## maple
Design top, start of the top module:
module top(
    input logic     clk, 
    input logic     SW, 
    input logic     BOOT, 
    input logic [63:0] seed,
    output logic    _48b, 
    output logic    _45a
);
    logic [7:0] read_data;
    logic [5:0] pixel;
    logic newframe; 
    logic [23:0] shift_reg;  
    logic load_sreg;
    logic transmit_pixel;
    logic shift; 
    logic ws2812b_out;
    logic [63:0] pixel_control;
    logic [63:0] next_pixel_control;  
    logic [5:0] pixel_index;  
    logic [1:0] flipper;  
    values u1 (
        .clk         (clk), 
        .rst_n       (SW),  
        .newframe    (newframe), 
        .pixel        (pixel),
        .seed        (seed),
        .read_data     (read_data),
        .debug_grid  ()
    );
    ws2812b u4 (  
        .clk            (clk), 
        .rst_n          (SW),
        .serial_in      (shift_reg[23]),  
        .transmit       (transmit_pixel),  
        .ws2812b_out    (ws2812b_out), 
        .shift          (shift)
    );
    controller u5 (
        .clk            (clk), 
        .rst_n          (SW),
        .load_sreg      (load_sreg), 
        .transmit_pixel (transmit_pixel), 
        .pixel          (pixel),  
        .newframe          (newframe)  
    );
    always_ff @(posedge clk) begin
        if (!SW) begin
            flipper = 2'b00;
            shift_reg <= 24'd0;
        end else begin
        if(newframe) begin
            flipper = flipper + 1;
            if (flipper == 2'b11) begin
                flipper = 2'b00;
            end
        end
        if (load_sreg) begin  
            unique case (flipper)
                2'b00:
                    shift_reg <= { read_data, 16'd0 };
                2'b01:
                    shift_reg <= { 8'd0, read_data, 8'd0 };
                2'b10:
                    shift_reg <= { 16'd0, read_data };
                2'b11:  
                    shift_reg <= { 16'd0, read_data };
            endcase
        end
        else if (shift) begin
  ...
For scale: ~3300 cells after synthesis, about 140 flip-flops, ~69 I/O pins.
Settings: LEC_CHECK=0, CAP_MARGIN=20, CELL_PAD_IN_SITES_DETAIL_PLACEMENT=1, CORE_MARGIN=10, CORE_UTILIZATION=40, CTS_CLUSTER_DIAMETER=227, CTS_CLUSTER_SIZE=43, GPL_ROUTABILITY_DRIVEN=0, GPL_TIMING_DRIVEN=0, HOLD_SLACK_MARGIN=0.21, MAX_ROUTING_LAYER=met5, SETUP_SLACK_MARGIN=-0.32, SLEW_MARGIN=20, TNS_END_PERCENT=50; clock period 10.0 ns.
run.sh (not shown) runs the stock make flow with config.mk's settings and CLKGATE_MAP_FILE=.
The following lists how cedar was set up differently from maple:
Settings: changing CORE_MARGIN from 10 to 2; removing CTS_CLUSTER_SIZE (formerly 43); removing HOLD_SLACK_MARGIN (formerly 0.21); changing SETUP_SLACK_MARGIN from -0.32 to 0.67; removing CTS_CLUSTER_DIAMETER (formerly 227); removing TNS_END_PERCENT (formerly 50); removing CELL_PAD_IN_SITES_DETAIL_PLACEMENT (formerly 1); removing GPL_TIMING_DRIVEN (formerly 0); changing CORE_UTILIZATION from 40 to 72; removing MAX_ROUTING_LAYER (formerly met5); removing GPL_ROUTABILITY_DRIVEN (formerly 0); changing the clock period (ns, I/O delays scaled along) from 10.0 to 4.69.
--- outcome ---
FAIL cedar @ global routing: tool exited with error
In the metrics for cedar and maple, the one carrying the higher area of placed instances is cedar.
cedar — core utilization at floorplan 32 points higher, maple as reference
Re placed wire-length estimate: cedar is about 24% down on maple.
As far as area after synthesis goes, cedar and maple are indistinguishable; the numbers are identical.
Diff maple -> cedar | die area | down by more than half
Edits applied to the flow inputs when going from cedar to harbor:
Settings: a deleted SETUP_SLACK_MARGIN that had been 0.67; a change of CORE_UTILIZATION from 72 to 40; a change of the clock period (ns, I/O delays scaled along) from 4.69 to 5.96.
Results
harbor ended up with a higher row count than cedar did.
HPWL after detailed placement (higher): cedar
On die height, the higher figure sits with harbor, not cedar.
Comparing harbor and cedar, the lower pre-placement core utilization is on harbor.
In the metrics for harbor and cedar, the one carrying the higher post-CTS setup buffer count is cedar.
From cedar to harbor, area fraction in mux cells did not move at all.
Across both runs, die width was higher for harbor than for cedar.
Post-cts resize count in harbor is 340 lower than in cedar
Area of the die (harbor / cedar): 1.8
Looking at the reports, harbor completed the entire flow and the layout it produced met the timing, DRC and antenna checks.
Comparing the two runs side by side, harbor comes out ahead of cedar on post-place setup slack.
What pepper does differently from harbor at the input level:
Settings: CTS_CLUSTER_SIZE newly set to 22; SETUP_SLACK_MARGIN newly set to 0.87; CORE_UTILIZATION changed from 40 to 72; PLACE_DENSITY_LB_ADDON newly set to 0.04; MAX_ROUTING_LAYER newly set to met4; the clock period (ns, I/O delays scaled along) changed from 5.96 to 4.74.
## What came out
- Compare harbor and pepper | quantity of gates resized following cts higher: pepper
- Compared with harbor, pepper shows initial cell density of the core higher by 32 points.
- Area fraction in mux cells came out exactly the same in harbor and pepper.
- | detailed placer's ending HPWL | pepper vs harbor | worse |
- The log for pepper ends in global routing with error DPL-0038, so the run never completed.
- harbor -> pepper: total nets after synthesis delta 0, exact match
- Diff harbor -> pepper | placed standard-cell area | increase of 6.2%
- Comparing the two runs side by side, pepper comes out ahead of harbor on overall chip area.
